==> run a: inputs <==
==> flow/design.v <==
`timescale 1ns / 1ps
module get_conv_target_angle(
input signed [19:0] target_angle,
output reg signed [19:0] target_angle_conv,
output reg [2:0] quadrant_loc
    );
  always@(*)
    begin
        if ((target_angle >{16'd90,4'd0}) && (target_angle <= {16'd180,4'd0})) target_angle_conv = target_angle - {16'd90,4'd0};
        else if ((target_angle >{16'd180,4'd0}) && (target_angle <= {16'd270,4'd0})) target_angle_conv = target_angle - {16'd180,4'd0};
        else if ((target_angle > {16'd270,4'd0}) && (target_angle <= {16'd360,4'd0})) target_angle_conv = target_angle - {16'd360,4'd0};
        else target_angle_conv = target_angle;
    end 
  always@(*)
    begin
        if ((target_angle >{16'd90,4'd0}) && (target_angle <= {16'd180,4'd0})) quadrant_loc = 3'd2;
        else if ((target_angle >{16'd180,4'd0}) && (target_angle <= {16'd270,4'd0})) quadrant_loc = 3'd3;
        else if ((target_angle > {16'd270,4'd0}) && (target_angle <= {16'd360,4'd0})) quadrant_loc = 3'd4;
        else quadrant_loc = 3'd1;
    end    
endmodule
`timescale 1ns / 1ps
module output_mapping(
input signed [19:0] x, 
input signed [19:0] y,
input [2:0] quadrant_loc,
output reg signed [19:0] x_res,
output reg signed [19:0] y_res
    );
always@(*)
    begin
        if (quadrant_loc == 3'd2) x_res = -y;
        else if (quadrant_loc == 3'd3) x_res = -x;
        else  x_res = x; 
    end
 always@(*)
   begin
     if (quadrant_loc == 3'd2)       y_res = x;
     else if (quadrant_loc == 3'd3)  y_res = -y;
     else                            y_res = y; 
   end
endmodule
`timescale 1ns / 1ps
module cordic_sin_cos(clk,rst,target_angle,x_res,y_res);
 input clk,rst;   
 input signed [19:0] target_angle;    
 output reg signed [19:0] x_res;  
 output reg signed [19:0] y_res;  
 wire signed [19:0] x_res_comb;  
 wire signed [19:0] y_res_comb;  
 reg signed [19:0] x [9:0];   
 reg signed [19:0] y [9:0];   
 wire signed[19:0] arc_tan [8:0];   
 reg  signed[19:0] z[8:0];   
 reg  d[8:0];  
 wire signed [19:0] target_angle_conv;   
 wire [2:0] quadrant_loc;  
 assign arc_tan[0] = {{6{1'b0}},10'b0000101101,4'b0000};    
 assign arc_tan[1] = {{6{1'b0}},10'b0000011010,4'b1001};    
 assign arc_tan[2] = {{6{1'b0}},10'b0000001110,4'b0000};    
 assign arc_tan[3] = {{6{1'b0}},10'b0000000111,4'b0010};    
 assign arc_tan[4] = {{6{1'b0}},10'b0000000011,4'b1001};    
 assign arc_tan[5] = {{6{1'b0}},10'b0000000001,4'b1100};    
 assign arc_tan[6] = {{6{1'b0}},10'b0000000000,4'b1110};    
 assign arc_tan[7] = {{6{1'b0}},10'b0000000000,4'b0111};    
 assign arc_tan[8] = {{6{1'b0}},10'b0000000000,4'b0011};    
 get_conv_target_angle conv_angle(.target_angle(target_angle),.target_angle_conv(target_angle_conv),.quadrant_loc(quadrant_loc));
 output_mapping out_map(.x(x[9][19:0]),.y(y[9][19:0]),.quadrant_loc(quadrant_loc),.x_res(x_res_comb),.y_res(y_res_comb));
 always@(posedge clk)
  begin
    if (rst == 0)
       begin
         x_res [19:0]     <= 20'b0;
         y_res [19:0]     <= 20'b0;  
       end 
    else 
       begin
         x_res [19:0] <= x_res_comb;
         y_res [19:0] <= y_res_comb;
       end
  end
 always@(*)
   begin
      x[0] = 20'b00001001101101110001;  
      y[0] = 20'b00000000000000000000;  
      z[0] = target_angle_conv;  
      d[0] = (z[0][19] == 0) ? 1 : 0;   
   end
 always@(*)
   begin
     x[1] = (d[0] == 1) ? (x[0] - y[0]) : (x[0]+y[0]);
     y[1] = (d[0] == 1) ? (y[0] + x[0]) : (y[0]-x[0]);
     z[1] = (d[0] == 1) ? (z[0] - arc_tan[0]) : (z[0]+arc_tan[0]);
     d[1] = (z[1][19] == 0) ? 1 : 0;
     x[2] = (d[1] == 1) ? (x[1] - (y[1]>>>1)) : (x[1]+(y[1]>>>1));
     y[2] = (d[1] == 1) ? (y[1] + (x[1]>>>1)) : (y[1]-(x[1]>>>1));
     z[2] = (d[1] == 1) ? (z[1] - arc_tan[1]) : (z[1]+arc_tan[1]);
     d[2] = (z[2][19] == 0) ? 1 : 0;   
     x[3] = (d[2] == 1) ? (x[2] - (y[2]>>>2)) : (x[2]+(y[2]>>>2));
     y[3] = (d[2] == 1) ? (y[2] + (x[2]>>>2)) : (y[2]-(x[2]>>>2));
     z[3] = (d[2] == 1) ? (z[2] - arc_tan[2]) : (z[2]+arc_tan[2]);
     d[3] = (z[3][19] == 0) ? 1 : 0; 
     x[4] = (d[3] == 1) ? (x[3] - (y[3]>>>3)) : (x[3]+(y[3]>>>3));
     y[4] = (d[3] == 1) ? (y[3] + (x[3]>>>3)) : (y[3]-(x[3]>>>3));
     z[4] = (d[3] == 1) ? (z[3] - arc_tan[3]) : (z[3]+arc_tan[3]);
     d[4] = (z[4][19] == 0) ? 1 : 0; 
     x[5] = (d[4] == 1) ? (x[4] - (y[4]>>>4)) : (x[4]+(y[4]>>>4));
     y[5] = (d[4] == 1) ? (y[4] + (x[4]>>>4)) : (y[4]-(x[4]>>>4));
     z[5] = (d[4] == 1) ? (z[4] - arc_tan[4]) : (z[4]+arc_tan[4]);
     d[5] = (z[5][19] == 0) ? 1 : 0; 
     x[6] = (d[5] == 1) ? (x[5] - (y[5]>>>5)) : (x[5]+(y[5]>>>5));
     y[6] = (d[5] == 1) ? (y[5] + (x[5]>>>5)) : (y[5]-(x[5]>>>5));
     z[6] = (d[5] == 1) ? (z[5] - arc_tan[5]) : (z[5]+arc_tan[5]);
     d[6] = (z[6][19] == 0) ? 1 : 0; 
     x[7] = (d[6] == 1) ? (x[6] - (y[6]>>>6)) : (x[6]+(y[6]>>>6));
     y[7] = (d[6] == 1) ? (y[6] + (x[6]>>>6)) : (y[6]-(x[6]>>>6));
     z[7] = (d[6] == 1) ? (z[6] - arc_tan[6]) : (z[6]+arc_tan[6]);
     d[7] = (z[7][19] == 0) ? 1 : 0; 
     x[8] = (d[7] == 1) ? (x[7] - (y[7]>>>7)) : (x[7]+(y[7]>>>7));
     y[8] = (d[7] == 1) ? (y[7] + (x[7]>>>7)) : (y[7]-(x[7]>>>7));
     z[8] = (d[7] == 1) ? (z[7] - arc_tan[7]) : (z[7]+arc_tan[7]);
     d[8] = (z[8][19] == 0) ? 1 : 0; 
     x[9] = (d[8] == 1) ? (x[8] - (y[8]>>>8)) : (x[8]+(y[8]>>>8));
     y[9] = (d[8] == 1) ? (y[8] + (x[8]>>>8)) : (y[8]-(x[8]>>>8));
     z[9] = (d[8] == 1) ? (z[8] - arc_tan[8]) : (z[8]+arc_tan[8]);
     d[9] = (z[9][19] == 0) ? 1 : 0; 
   end
endmodule
==> flow/run.sh <==
#!/bin/bash
# the make line also repeats each setting of config.mk as NAME=value (left out here)
make -C /OpenROAD-flow-scripts/flow DESIGN_CONFIG=/design/flow/config.mk WORK_HOME=/design/flow/orfs CLKGATE_MAP_FILE= finish
==> flow/config.mk <==
export PLATFORM = sky130hd
export DESIGN_NAME = cordic_sin_cos
export DESIGN_NICKNAME = cordic_sin_cos
export VERILOG_FILES = /design/flow/design.v
export SDC_FILE = /design/flow/constraint.sdc
export NUM_CORES = 4
export LEC_CHECK = 0
export CAP_MARGIN = 35
export CORE_MARGIN = 2
export CORE_UTILIZATION = 70
export CTS_CLUSTER_SIZE = 18
export PLACE_DENSITY = 0.79
export SLEW_MARGIN = 20
==> flow/constraint.sdc <==
create_clock -name core_clock -period 17.5 [get_ports {clk}]
set_input_delay 3.5000 -clock core_clock [delete_from_list [all_inputs] [get_ports {clk}]]
set_output_delay 3.5000 -clock core_clock [all_outputs]
set_load 0.01 [all_outputs]
==> inputs of run b, as changes to run a <==
Settings changed: CAP_MARGIN 35 to 40, CORE_UTILIZATION 70 to 65, CTS_CLUSTER_SIZE 18 to default, PLACE_DENSITY 0.79 to default, SETUP_SLACK_MARGIN from default to -2.0, TNS_END_PERCENT from default to 5.
==> flow/constraint.sdc (replaced) <==
create_clock -name core_clock -period 28.2 [get_ports {clk}]
set_input_delay 5.6400 -clock core_clock [delete_from_list [all_inputs] [get_ports {clk}]]
set_output_delay 5.6400 -clock core_clock [all_outputs]
set_load 0.01 [all_outputs]
==> inputs of run c, as changes to run a <==
Settings changed: CAP_MARGIN 35 to 20, CORE_UTILIZATION 70 to 72, CTS_CLUSTER_SIZE 18 to default, PLACE_DENSITY 0.79 to default, PLACE_DENSITY_LB_ADDON from default to 0.0.
==> flow/constraint.sdc (replaced) <==
create_clock -name core_clock -period 27.5 [get_ports {clk}]
set_input_delay 5.5000 -clock core_clock [delete_from_list [all_inputs] [get_ports {clk}]]
set_output_delay 5.5000 -clock core_clock [all_outputs]
set_load 0.01 [all_outputs]
==> inputs of run d, as changes to run a <==
Settings changed: ABC_AREA from default to 1, CAP_MARGIN 35 to 20, CORE_UTILIZATION 70 to 72, CTS_CLUSTER_DIAMETER from default to 240, CTS_CLUSTER_SIZE 18 to 97, PLACE_DENSITY 0.79 to default.
==> flow/constraint.sdc (replaced) <==
create_clock -name core_clock -period 41.1 [get_ports {clk}]
set_input_delay 8.2200 -clock core_clock [delete_from_list [all_inputs] [get_ports {clk}]]
set_output_delay 8.2200 -clock core_clock [all_outputs]
set_load 0.01 [all_outputs]
==> notes <==
Synthesized cell count is the same in run b and run a. In run d the die size is lower than in run a, by about 1.7%. Run d completed with no timing, DRC or antenna violations. Run c died in 4_1_cts with DPL-0038. Run a stopped in 3_5_place_dp (DPL-0038). Run b did not get past 5_1_grt on GRT-0232. Of run d and run a, run d has the higher area after synthesis (gap about 1.1%, measured against run a).

---

==> run G: inputs <==
// cordic_sin_cos: RTL as listed in full above, without the edits since
clock: 44.8 ns
lec_check: 0
abc_area: 1
cap_margin: 35
cell_pad_in_sites_detail_placement: 2
cell_pad_in_sites_global_placement: 2
core_aspect_ratio: 0.77
core_margin: 8
core_utilization: 60
cts_cluster_diameter: 175
cts_cluster_size: 79
gpl_routability_driven: 0
gpl_timing_driven: 0
hold_slack_margin: 0.2
max_routing_layer: met4
min_routing_layer: met2
place_density_lb_addon: 0.21
setup_slack_margin: 5.0
slew_margin: 30
tns_end_percent: 85
run.sh (not shown) runs the stock make flow with config.mk's settings and CLKGATE_MAP_FILE=.
==> inputs of run Z, as changes to run G <==
==> flow/config.mk (replaced) <==
export PLATFORM = sky130hd
export DESIGN_NAME = cordic_sin_cos
export DESIGN_NICKNAME = cordic_sin_cos
export VERILOG_FILES = /design/flow/design.v
export SDC_FILE = /design/flow/constraint.sdc
export NUM_CORES = 4
export LEC_CHECK = 0
export CAP_MARGIN = 20
export CELL_PAD_IN_SITES_GLOBAL_PLACEMENT = 2
export CORE_MARGIN = 2
export CORE_UTILIZATION = 72
export GPL_ROUTABILITY_DRIVEN = 0
export GPL_TIMING_DRIVEN = 1
export SETUP_SLACK_MARGIN = 3.55
export SLEW_MARGIN = 35
export TNS_END_PERCENT = 25
==> flow/constraint.sdc (replaced) <==
create_clock -name core_clock -period 31.3 [get_ports {clk}]
set_input_delay 6.2600 -clock core_clock [delete_from_list [all_inputs] [get_ports {clk}]]
set_output_delay 6.2600 -clock core_clock [all_outputs]
set_load 0.01 [all_outputs]
==> inputs of run B, as changes to run G <==
==> flow/config.mk (replaced) <==
export PLATFORM = sky130hd
export DESIGN_NAME = cordic_sin_cos
export DESIGN_NICKNAME = cordic_sin_cos
export VERILOG_FILES = /design/flow/design.v
export SDC_FILE = /design/flow/constraint.sdc
export NUM_CORES = 4
export LEC_CHECK = 0
export ABC_AREA = 1
export CAP_MARGIN = 35
export CORE_MARGIN = 2
export CORE_UTILIZATION = 68
export CTS_CLUSTER_DIAMETER = 383
export CTS_CLUSTER_SIZE = 18
export SETUP_SLACK_MARGIN = 4.62
export SLEW_MARGIN = 20
==> flow/constraint.sdc (replaced) <==
create_clock -name core_clock -period 17.5 [get_ports {clk}]
set_input_delay 3.5000 -clock core_clock [delete_from_list [all_inputs] [get_ports {clk}]]
set_output_delay 3.5000 -clock core_clock [all_outputs]
set_load 0.01 [all_outputs]
==> metrics.cfg <==
[status]
status=did not finish
last-stage-reached=3_1_place_gp_skip_io
tool.error=[ERROR FLW-0024] Place density exceeds 1.0 (current PLACE_DENSITY_LB_ADDON =  0.21). Please check if the value of  PLACE_DENSITY_LB_ADDON is between 0 and 0.99.

[synthesis]
synth-seq-area-share_pct=3.51
ys_sh_aoi_pct=18.3
post_synth_most_frequent_cells=nand2_1 (622), inv_1 (588), ha_1 (408), a21oi_1 (371), xor2_1 (367)
topCombFamilyByArea=simple AND/OR/NAND/NOR gates
synthesis.instances=3584

[die]
core_region_area_um2=37400

The numbers above come from run G.

==> metrics.cfg <==
[synthesis]
topCombFamilyByArea=AND-OR/OR-AND gates
synthesis.instances=3113
post_synth_most_frequent_cells=ha_1 (408), xnor2_1 (324), a21oi_1 (288), nor2_1 (272), nand2_1 (212)

[die]
core_region_area_um2=30700

[status]
last-stage-reached=3_1_place_gp_skip_io
status=did not finish
tool.error=[ERROR GPL-0301] Utilization 139.294 % exceeds 100%.

The numbers above come from run Z.

==> metrics.cfg <==
[status]
status=did not finish
last-stage-reached=3_5_place_dp
tool.error=[ERROR DPL-0038] Utilization greater than 100%, impossible to legalize

[synthesis]
yosysCellCount=3584
synth-seq-area-share_pct=3.51
post_synth_most_frequent_cells=nand2_1 (622), inv_1 (588), ha_1 (408), a21oi_1 (371), xor2_1 (367)
ys_sh_aoi_pct=18.3
topCombFamilyByArea=simple AND/OR/NAND/NOR gates
synthDominantAreaCellType=ha_1
fa_ha_area_share_pct=24.0
async_reset_ff_share_pct=0
synthesis.instances=3584

[die]
top_level_ports=62
core_region_area_um2=33300

The numbers above come from run B.


---

==> inputs of job 5953 <==
// cordic_sin_cos: RTL as listed in full above, without the edits since
Settings: LEC_CHECK=0, CAP_MARGIN=20, CORE_MARGIN=2, CORE_UTILIZATION=65, SETUP_SLACK_MARGIN=-2.0, SLEW_MARGIN=20, TNS_END_PERCENT=5; clock period 30.6 ns.
==> inputs of job 4379, as changes to job 5953 <==
--- a/flow/config.mk
+++ b/flow/config.mk
@@ -7,7 +7,6 @@
 export LEC_CHECK = 0
-export CAP_MARGIN = 20
+export CAP_MARGIN = 35
 export CORE_MARGIN = 2
-export CORE_UTILIZATION = 65
-export SETUP_SLACK_MARGIN = -2.0
+export CORE_UTILIZATION = 68
+export CTS_CLUSTER_SIZE = 18
 export SLEW_MARGIN = 20
-export TNS_END_PERCENT = 5
==> flow/constraint.sdc (replaced) <==
create_clock -name core_clock -period 17.5 [get_ports {clk}]
set_input_delay 3.5000 -clock core_clock [delete_from_list [all_inputs] [get_ports {clk}]]
set_output_delay 3.5000 -clock core_clock [all_outputs]
set_load 0.01 [all_outputs]
==> inputs of job 4947, as changes to job 5953 <==
--- a/flow/config.mk
+++ b/flow/config.mk
@@ -10,4 +10,2 @@
 export CORE_UTILIZATION = 65
-export SETUP_SLACK_MARGIN = -2.0
 export SLEW_MARGIN = 20
-export TNS_END_PERCENT = 5
==> flow/constraint.sdc (replaced) <==
create_clock -name core_clock -period 27.5 [get_ports {clk}]
set_input_delay 5.5000 -clock core_clock [delete_from_list [all_inputs] [get_ports {clk}]]
set_output_delay 5.5000 -clock core_clock [all_outputs]
set_load 0.01 [all_outputs]
==> qor summary <==
Top-Level Pins: job 4379 62; job 5953 62; job 4947 62
FFs w/ async S/R, synth: job 4379 0; job 5953 0; job 4947 0
Core area: job 4379 32600 um^2; job 5953 34400 um^2; job 4947 34400 um^2
Core utilization at floorplan: job 4379 0.692; job 5953 0.656; job 4947 0.656
Number of rows created at floorplan: job 4379 66; job 5953 68; job 4947 68
HPWL after detailed placement: job 4379 -; job 5953 53.9 mm; job 4947 69.0 mm
Post-synthesis mux area share: job 4379 0.0141; job 5953 0.0141; job 4947 0.0141
Setup Slack @ Placement: job 4379 -; job 5953 -1.03 ns; job 4947 -2.03 ns
Area of the die: job 4379 34700 um^2; job 5953 36200 um^2; job 4947 36200 um^2
DP Area: job 4379 -; job 5953 24200 um^2; job 4947 30900 um^2
Vertical die size: job 4379 186 um; job 5953 190 um; job 4947 190 um
Total instance count after detailed placement: job 4379 -; job 5953 3658; job 4947 4474
Count of unique library cells instantiated by Yosys: job 4379 97; job 5953 97; job 4947 97
Net count of the mapped netlist: job 4379 3562; job 5953 3562; job 4947 3562
RePlAce Congestion: job 4379 1.02; job 5953 1.01; job 4947 1.03
Result of the run: job 4379 stopped before the end; job 5953 failed layout checks; job 4947 stopped before the end
Last stage reached: job 4379 3_5_place_dp; job 5953 -; job 4947 4_1_cts
Violated checks: job 4379 -; job 5953 setup timing; job 4947 -
Syn avg cell area: job 4379 7.25 um^2; job 5953 7.25 um^2; job 4947 7.25 um^2
Die Wd: job 4379 186 um; job 5953 190 um; job 4947 190 um
